run 1:
==> flow/design.v (excerpt) <==
module  ATCONV(
	input		clk,
	input		reset,
	output 	    busy,	
	input		ready,	
	output reg	[11:0]	iaddr,
	input signed [12:0]	idata,
	output	reg 	cwr,
	output  reg	[11:0]	caddr_wr,
	output reg 	[12:0] 	cdata_wr,
	output	reg 	crd,
	output reg	[11:0] 	caddr_rd,
	input 	[12:0] 	cdata_rd,
	output reg 	csel
	);
Size in the first run: roughly 110 flip-flops, roughly 82 I/O pins.
Settings: LEC_CHECK=0, CAP_MARGIN=20, CORE_MARGIN=2, CORE_UTILIZATION=72, PLACE_DENSITY_LB_ADDON=0.26, SLEW_MARGIN=20; clock period 7.2 ns.
run.sh (not shown) runs the stock make flow with config.mk's settings and CLKGATE_MAP_FILE=.
Run 1: it failed with a tool error in global routing, so there are no final results.
Inputs modified between run 1 and run 2:
Settings: CORE_UTILIZATION: 72 -> 33; PLACE_DENSITY_LB_ADDON: 0.26 -> unset; the clock period (ns, I/O delays scaled along): 7.2 -> 8.79.
[summary]
- Run 2 completed end to end with timing, DRC and antenna clean.
- Delta (run 2 minus run 1): number of synthesized flops with an enable pin stayed essentially flat, chip area rose by 110%.
- Diff run 1 -> run 2 | placed instance count | increase of 142
- On number of placement rows, the lower figure sits with run 1, not run 2.
- Cmp run 2 and run 1 / total cell area at the placement stage / higher: run 1
- Run 2: routability congestion estimate from global placement is 0.14 lower than what run 1 reported.
The following lists how run 3 was set up differently from run 2:
Settings: CORE_UTILIZATION: 33 -> 54; SETUP_SLACK_MARGIN: unset -> 1.55; the clock period (ns, I/O delays scaled along): 8.79 -> 8.68.
Findings:
Run 3 vs run 2: worst-skew pair later-pin latency up in run 3. Run 3 vs run 2 — data required time at the worst endpoint dropped 90 ps.
Modified inputs, run 4 compared to run 3
Settings: PLACE_DENSITY newly set to 0.42; SETUP_SLACK_MARGIN removed (was 1.55); CORE_UTILIZATION changed from 54 to 72; the clock period (ns, I/O delays scaled along) changed from 8.68 to 4.0.
Run 4 | ERROR | global routing
Between run 4 and run 3, number of core rows is higher for run 3, run 4 comes in under that.
Diff run 3 -> run 4: final weighted congestion in routability-driven placement +6.8%; post-CTS setup repair buffer count saw a decrease; detailed-placement wirelength estimate rose 22%.
Delta (run 4 minus run 3): adder-cell share of the synthesized area essentially unchanged, die area decreased about 24%, horizontal die dimension decreased about 13%.
Edits applied to the flow inputs when going from run 4 to run 5:
Settings: PLACE_DENSITY_LB_ADDON: unset -> 0.26; CTS_CLUSTER_SIZE: unset -> 60; PLACE_DENSITY: 0.42 -> unset; the clock period (ns, I/O delays scaled along): 4.0 -> 7.01.
Results
Looking at instance area after placement, run 5 sits 4.4% lower than run 4 does.
| run 5 | all stages done | FAIL | setup timing |
The number of buffer cells added on primary ports was comparable across run 5 and run 4.
Diff run 4..run 5 | cell count listed in synth_stat.txt | unchanged
~same number of clock sinks in run 5 and run 4
Taking run 4 as the reference, in run 5 placer's final routability congestion estimate rose by about 0.6%; sum of net half-perimeters after detailed placement fell by about 5.5%.
Inputs modified between run 5 and run 6:
Settings: TNS_END_PERCENT: unset -> 5; PLACE_DENSITY_LB_ADDON: 0.26 -> unset; PLACE_DENSITY: unset -> 0.95; the clock period (ns, I/O delays scaled along): 7.01 -> 7.37.
## What came out
global routing: run 6 exited with error. Diff run 5 -> run 6 | placer congestion estimate | increase of about 5.5%. Number of placed I/O pins across run 6 and run 5: no real change. Looking at number of gates given a new drive strength after cts, run 6 sits 9 higher than run 5 does. Floorplan net count delta (run 5 -> run 6): insignificant. Re buffers inserted during post-CTS setup optimization: run 6 is 3 down on run 5. Detailed-placement wirelength estimate deteriorates in run 6 relative to run 5. Of run 6 and run 5, run 6 shows the lower area after detailed placement, with run 5 above it. In the flow results for run 6 and run 5, the total placed cells including tap cells is larger on run 5. Diff run 5 -> run 6: fraction of the mapped netlist area in adder cells ~0 delta, minimum setup slack after placement increased by 110 ps relative to the old numbers, synthesized area now sits at about the same level.

* * *

S:
The RTL this note starts from:
==> flow/design.v <==
`timescale 1ns/10ps
module  ATCONV(
	input		clk,
	input		reset,
	output 	    busy,	
	input		ready,	
	output reg	[11:0]	iaddr,
	input signed [12:0]	idata,
	output	reg 	cwr,
	output  reg	[11:0]	caddr_wr,
	output reg 	[12:0] 	cdata_wr,
	output	reg 	crd,
	output reg	[11:0] 	caddr_rd,
	input 	[12:0] 	cdata_rd,
	output reg 	csel
	);
	reg [2:0] cur_state, next_state;
	localparam IDLE = 3'd0;
	localparam READ_IMAGE = 3'd1;
	localparam WRITE_MEM0 = 3'd2;
	localparam READ_MEM0 = 3'd3;
	localparam WRITE_MEM1 = 3'd4;
	localparam FINISH = 3'd5;
	reg [5:0] col, row;
	reg [4:0] tempX_L0, tempY_L0;
	reg [3:0] cnt;
	wire [3:0] is_pad;
	assign is_pad[0] = (col < 6'd2);
	assign is_pad[1] = (col > 6'd61);
	assign is_pad[2] = (row < 6'd2);
	assign is_pad[3] = (row > 6'd61);
	assign busy = !(cur_state == FINISH || cur_state == IDLE);
    reg signed [12:0] kernal;
	reg signed [29:0] conv_sum;
	reg [12:0] max;
	always @(posedge clk or posedge reset) begin
		if(reset) cur_state <= IDLE; 
		else cur_state <= next_state;
	end
	always @(*) begin
		case(cur_state)
			IDLE: begin
				if(ready == 1'b1) next_state = READ_IMAGE;
				else next_state = IDLE;
			end
			READ_IMAGE: begin
				if(cnt == 4'd11) next_state = WRITE_MEM0;
				else next_state = READ_IMAGE;
			end
			WRITE_MEM0: begin
				if(row == 6'd63 && col == 6'd63) next_state = READ_MEM0;
				else next_state = READ_IMAGE;
			end
			READ_MEM0: begin
				if(cnt == 4'd5) next_state = WRITE_MEM1;
				else next_state = READ_MEM0;
			end
			WRITE_MEM1: begin
				if(row == 6'd62 && col == 6'd62) next_state = FINISH;
				else next_state = READ_MEM0;
			end
			FINISH: begin
				next_state = IDLE;
			end
			default: begin
				next_state = IDLE;
			end
		endcase
	end
	always @(posedge clk or posedge reset) begin
		if(reset) begin
			col <= 6'd0;
			row <= 6'd0;
			cnt <= 4'd0;
			tempX_L0 <= 5'd0;
			tempY_L0 <= 5'd0;
			csel <= 1'b0;
			cwr <= 1'b0;
			crd <= 1'b0;
			max <= 13'd0;
			iaddr <= 12'd0;
			caddr_rd <= 12'd0;
			caddr_wr <= 12'd0;
			cdata_wr <= 13'd0;
		end
		else begin
			case(cur_state)
				READ_IMAGE: begin
					case(cnt)
						4'd0: begin   
							case({is_pad[2], is_pad[0]})
								2'b00: iaddr <= {row-6'd2, col-6'd2};
								2'b01: iaddr <= {row-6'd2, 6'd0};
								2'b10: iaddr <= {6'd0, col-6'd2};
								2'b11: iaddr <= {6'd0, 6'd0};
						    endcase
							conv_sum <= 30'd0;
						end
						4'd1: begin   
							if(is_pad[2] == 1'b1) iaddr <= {6'd0, col};
							else iaddr <= {row-6'd2, col};
							conv_sum <= $signed(idata) * kernal;
						end
						4'd2: begin   
							case({is_pad[2], is_pad[1]})
								2'b00: iaddr <= {row-6'd2, col+6'd2};
								2'b01: iaddr <= {row-6'd2, 6'd63};
								2'b10: iaddr <= {6'd0, col+6'd2};
								2'b11: iaddr <= {6'd0, 6'd63};
							endcase
							conv_sum <= conv_sum + $signed(idata) * kernal;
						end
						4'd3: begin   
							if(is_pad[0] == 1'b1) iaddr <= {row, 6'd0};
							else iaddr <= {row, col-6'd2};
							conv_sum <= conv_sum + $signed(idata) * kernal;
						end
						4'd4: begin   
							iaddr <= {row, col};
							conv_sum <= conv_sum + $signed(idata) * kernal;
						end
						4'd5: begin   
							if(is_pad[1] == 1'b1) iaddr <= {row, 6'd63};
							else iaddr <= {row, col+6'd2};
							conv_sum <= conv_sum + $signed(idata) * kernal;
						end
						4'd6: begin   
							case({is_pad[3], is_pad[0]})
								2'b00: iaddr <= {row+6'd2, col-6'd2};
								2'b01: iaddr <= {row+6'd2, 6'd0};
								2'b10: iaddr <= {6'd63, col-6'd2};
								2'b11: iaddr <= {6'd63, 6'd0};
							endcase
							conv_sum <= conv_sum + $signed(idata) * kernal;
						end
						4'd7: begin   
							if(is_pad[3] == 1'b1) iaddr <= {6'd63, col};
							else iaddr <= {row+6'd2, col};
							conv_sum <= conv_sum + $signed(idata) * kernal;
						end
						4'd8: begin   
							case({is_pad[3], is_pad[1]})
								2'b00: iaddr <= {row+6'd2, col+6'd2};
								2'b01: iaddr <= {row+6'd2, 6'd63};
								2'b10: iaddr <= {6'd63, col+6'd2};
								2'b11: iaddr <= {6'd63, 6'd63};
							endcase
							conv_sum <= conv_sum + $signed(idata) * kernal;
						end
						4'd9: begin
							conv_sum <= conv_sum + $signed(idata) * kernal;
						end
						4'd10: begin
							conv_sum <= conv_sum + $signed(13'h1FF4);
						end
						4'd11: begin
							caddr_wr <= {row, col};
							cdata_wr <= (conv_sum[16] || conv_sum[16:4] <= 13'd11)? 13'd0 : conv_sum[16:4]-13'd11;
						end
					endcase
					if(cnt == 11) begin
						cnt <= 4'd0;
						cwr <= 1'b1;
						csel <= 1'b0;
					end
					else 
						cnt <= cnt + 4'd1;
				end
				WRITE_MEM0: begin
					cwr <= 1'b0;
					if(col == 6'd63) begin
						col <= 6'd0;
						row <= row + 6'd1;
					end
					else 
						col <= col + 6'd1;
					if(row == 6'd63 && col == 6'd63) begin
						row <= 6'd0;
						col <= 6'd0;
						cwr <= 1'b0;
						crd <= 1'b1;
						csel <= 1'b0;
					end
				end
				READ_MEM0: begin
					case(cnt)
						4'd0: begin
							caddr_rd <= {row, col};
							max <= 13'd0;
						end
						4'd1: begin
							caddr_rd <= {row, col+6'd1};
							max <= cdata_rd;
						end
						4'd2: begin
							caddr_rd <= {row+6'd1, col};
							max <= (max > cdata_rd)? max : cdata_rd; 
						end
						4'd3: begin
							caddr_rd <= {row+6'd1, col+6'd1};
							max <= (max > cdata_rd)? max : cdata_rd; 
						end
						4'd4: begin
							max <= (max > cdata_rd)? max : cdata_rd;
						end
						4'd5: begin 
							caddr_wr <= {tempY_L0, tempX_L0};
							if(max != 13'd0) begin
								if(max[3:0] != 13'd0) cdata_wr <= (max[12:4] + 1) << 4;
								else cdata_wr <= max[12:4] << 4;
							end
							else 
								cdata_wr <= 13'd0;
						end
					endcase
					if(cnt == 4'd5) begin
						cnt <= 4'd0;
						cwr <= 1'b1;
						crd <= 1'b0;
						csel <= 1'b1;
					end
					else 
						cnt <= cnt + 4'd1;
				end
				WRITE_MEM1: begin
					if(tempX_L0 == 5'd31) begin
						tempY_L0 <= tempY_L0 + 5'd1;
						tempX_L0 <= 5'd0;
					end
					else 
						tempX_L0 <= tempX_L0 + 5'd1;
					if(col == 6'd62) begin
						col <= 6'd0;
						row <= row + 6'd2;
					end
					else
						col <= col + 6'd2;
					if(row == 6'd62 && col == 6'd62) begin
						cwr <= 1'b0;
						crd <= 1'b0;
						csel <= 1'b0;
					end
					else begin
						cwr <= 1'b0;
						crd <= 1'b1;
						csel <= 1'b0;
					end
				end
				FINISH: begin
					row <= 6'd0;
					col <= 6'd0;
					tempX_L0 <= 5'd0;
					tempY_L0 <= 5'd0;
				end
			endcase
		end
	end
	always @(*) begin
		case(cnt)
			4'd1: kernal = 13'h1FFF;
			4'd2: kernal = 13'h1FFE;
			4'd3: kernal = 13'h1FFF;
			4'd4: kernal = 13'h1FFC;
			4'd5: kernal = 13'h0010;
			4'd6: kernal = 13'h1FFC;
			4'd7: kernal = 13'h1FFF;
			4'd8: kernal = 13'h1FFE;
			4'd9: kernal = 13'h1FFF;
			default: kernal = 13'h0;
		endcase
	end
endmodule
make LEC_CHECK=0 ABC_AREA=1 CAP_MARGIN=20 CELL_PAD_IN_SITES_DETAIL_PLACEMENT=2 CELL_PAD_IN_SITES_GLOBAL_PLACEMENT=2 CORE_ASPECT_RATIO=1.72 CORE_MARGIN=7 CORE_UTILIZATION=40 CTS_CLUSTER_DIAMETER=191 CTS_CLUSTER_SIZE=58 GPL_ROUTABILITY_DRIVEN=1 GPL_TIMING_DRIVEN=0 HOLD_SLACK_MARGIN=0.09 PLACE_DENSITY=0.68 SLEW_MARGIN=20 TNS_END_PERCENT=60 finish   # period 14.9 ns
What P does differently from S at the input level:
# S
export LEC_CHECK = 0
export ABC_AREA = 1
export CAP_MARGIN = 20
export CELL_PAD_IN_SITES_DETAIL_PLACEMENT = 2
export CELL_PAD_IN_SITES_GLOBAL_PLACEMENT = 2
export CORE_ASPECT_RATIO = 1.72
export CORE_MARGIN = 7
export CORE_UTILIZATION = 40
export CTS_CLUSTER_DIAMETER = 191
export CTS_CLUSTER_SIZE = 58
export GPL_ROUTABILITY_DRIVEN = 1
export GPL_TIMING_DRIVEN = 0
export HOLD_SLACK_MARGIN = 0.09
export PLACE_DENSITY = 0.68
export SLEW_MARGIN = 20
export TNS_END_PERCENT = 60
create_clock -name core_clock -period 14.9 [get_ports {clk}]
# P
export LEC_CHECK = 0
export CAP_MARGIN = 20
export CORE_MARGIN = 2
export CORE_UTILIZATION = 70
export CTS_CLUSTER_SIZE = 36
export SLEW_MARGIN = 20
create_clock -name core_clock -period 7.04 [get_ports {clk}]
## What came out
Comparing P against S, there is no change at all in max-cap violation count. Compared S against P; share of the yosys chip area belonging to registers within noise. Taking S as the reference point, the area added between synthesis and finish of P rises by 8.4 points. P leaves less setup margin than S. Completing all stages was not enough for P: its layout failed the final checks because of negative setup slack. Number of cell instances after yosys synthesis in P vs S: down about 15%. S has lower share of cell area taken by multi-input logic gates than P.

* * *

Setup of wip/juniper:
RTL: the design.v shown in full above, as it stands there.
==> flow/config.mk <==
export PLATFORM = sky130hd
export DESIGN_NAME = ATCONV
export DESIGN_NICKNAME = ATCONV
export VERILOG_FILES = /design/flow/design.v
export SDC_FILE = /design/flow/constraint.sdc
export NUM_CORES = 4
export LEC_CHECK = 0
export CAP_MARGIN = 20
export CORE_MARGIN = 2
export CORE_UTILIZATION = 70
export CTS_CLUSTER_SIZE = 36
export SETUP_SLACK_MARGIN = 1.45
export SLEW_MARGIN = 20
==> flow/constraint.sdc <==
create_clock -name core_clock -period 4.88 [get_ports {clk}]
set_input_delay 0.9760 -clock core_clock [delete_from_list [all_inputs] [get_ports {clk}]]
set_output_delay 0.9760 -clock core_clock [all_outputs]
set_load 0.01 [all_outputs]
For wip/juniper, the flow was terminated by a tool error in global routing (5_1_grt) and produced no final design.
Input changes introduced in wip/maple (baseline for comparison: wip/juniper):
# wip/juniper
export LEC_CHECK = 0
export CAP_MARGIN = 20
export CORE_MARGIN = 2
export CORE_UTILIZATION = 70
export CTS_CLUSTER_SIZE = 36
export SETUP_SLACK_MARGIN = 1.45
export SLEW_MARGIN = 20
create_clock -name core_clock -period 4.88 [get_ports {clk}]
# wip/maple
export LEC_CHECK = 0
export CAP_MARGIN = 20
export CORE_MARGIN = 2
export CORE_UTILIZATION = 40
export SLEW_MARGIN = 20
create_clock -name core_clock -period 10.0 [get_ports {clk}]
--- outcome ---
Delta (wip/maple minus wip/juniper): placement-stage worst setup slack went up by 3460 ps, simple-gate share of the synthesized area saw little to no change, number of placement rows increased by 15 relative to the old numbers.
Diff wip/juniper..wip/maple | synthesized chip area reported by yosys | unchanged
Changes observed in wip/maple relative to wip/juniper: weighted congestion reported at the end of routability-driven placement down 2.2%, core box area up 75%.
Summary of wip/maple over wip/juniper: floorplan die width moved up, HPWL reported at the end of detailed placement moved down.
wip/maple reached the final stage; the timing, DRC and antenna checks on its layout passed.
The overall die area of wip/maple exceeds that of wip/juniper by about 70%.

* * *

## job 5281
// ATCONV: RTL as listed in full above, without the edits since
make LEC_CHECK=0 ABC_AREA=0 CAP_MARGIN=0 CELL_PAD_IN_SITES_GLOBAL_PLACEMENT=1 CORE_ASPECT_RATIO=0.84 CORE_MARGIN=2 CORE_UTILIZATION=22 CTS_CLUSTER_DIAMETER=245 GPL_ROUTABILITY_DRIVEN=0 MAX_ROUTING_LAYER=met5 MIN_ROUTING_LAYER=met2 PLACE_DENSITY_LB_ADDON=0.27 SETUP_SLACK_MARGIN=1.37 SLEW_MARGIN=20 TNS_END_PERCENT=15 finish   # period 10.0 ns
In summary, job 5281 completed successfully, with a layout that passed the timing, DRC and antenna checks.
Changes in job 9274 relative to job 5281:
- a deleted SETUP_SLACK_MARGIN that had been 1.37
- a deleted MIN_ROUTING_LAYER that had been met2
- a deleted TNS_END_PERCENT that had been 15
- a change of CAP_MARGIN from 0 to 20
- a deleted GPL_ROUTABILITY_DRIVEN that had been 0
- a deleted PLACE_DENSITY_LB_ADDON that had been 0.27
- a change of CORE_UTILIZATION from 22 to 64
- an added PLACE_DENSITY of 0.43
- a deleted CTS_CLUSTER_DIAMETER that had been 245
- a deleted MAX_ROUTING_LAYER that had been met5
- a deleted CELL_PAD_IN_SITES_GLOBAL_PLACEMENT that had been 1
- a deleted CORE_ASPECT_RATIO that had been 0.84
- a deleted ABC_AREA that had been 0
- a change of the clock period (ns, I/O delays scaled along) from 10.0 to 7.21
Notes after the runs:
Job 9274 and job 5281 ended up with roughly the same chip area line of the yosys report. met3 demand-to-capacity share in global routing, job 9274 and job 5281, higher one = job 5281. | wire length | job 9274 vs job 5281 | about 7% lower |. Delta (job 9274 minus job 5281): utilization went up, post-route fraction of the period consumed by the critical path up 15 points, initial antenna violation count essentially unchanged. Job 9274 vs. job 5281: final cell count now smaller; total non-filler cell area in the finished layout now larger.
Edits applied to the flow inputs when going from job 9274 to job 943:
- a change of CORE_UTILIZATION from 64 to 68
- an added CTS_CLUSTER_SIZE of 60
- a deleted PLACE_DENSITY that had been 0.43
- a change of the clock period (ns, I/O delays scaled along) from 7.21 to 7.37
Delta (job 943 minus job 9274): tightest slew margin relative to the limit lower; worst setup slack higher; share of the clock period used by the worst path lower.
Per the comparison of job 943 with job 9274, sum of met3 wire segment lengths after detailed routing picked up an extra 35%, overall fraction of global-route tracks in use picked up an extra 1.8 points.
Going from job 9274 to job 943, the cell area after layout was found to have gone down by 4.2%.
Between job 9274 and job 943, the clock network contribution to total cell area does not differ in any meaningful way.
Comparing job 943 with job 9274, the routed length on met1 came out essentially unchanged.
Going from job 9274 to job 943, total placed instance area went down 0.71%, global placement routability congestion shows a reduction of 1.7%.
Job 943 ended up with input pin to register as its worst setup path category; job 9274 ended up with register to register.
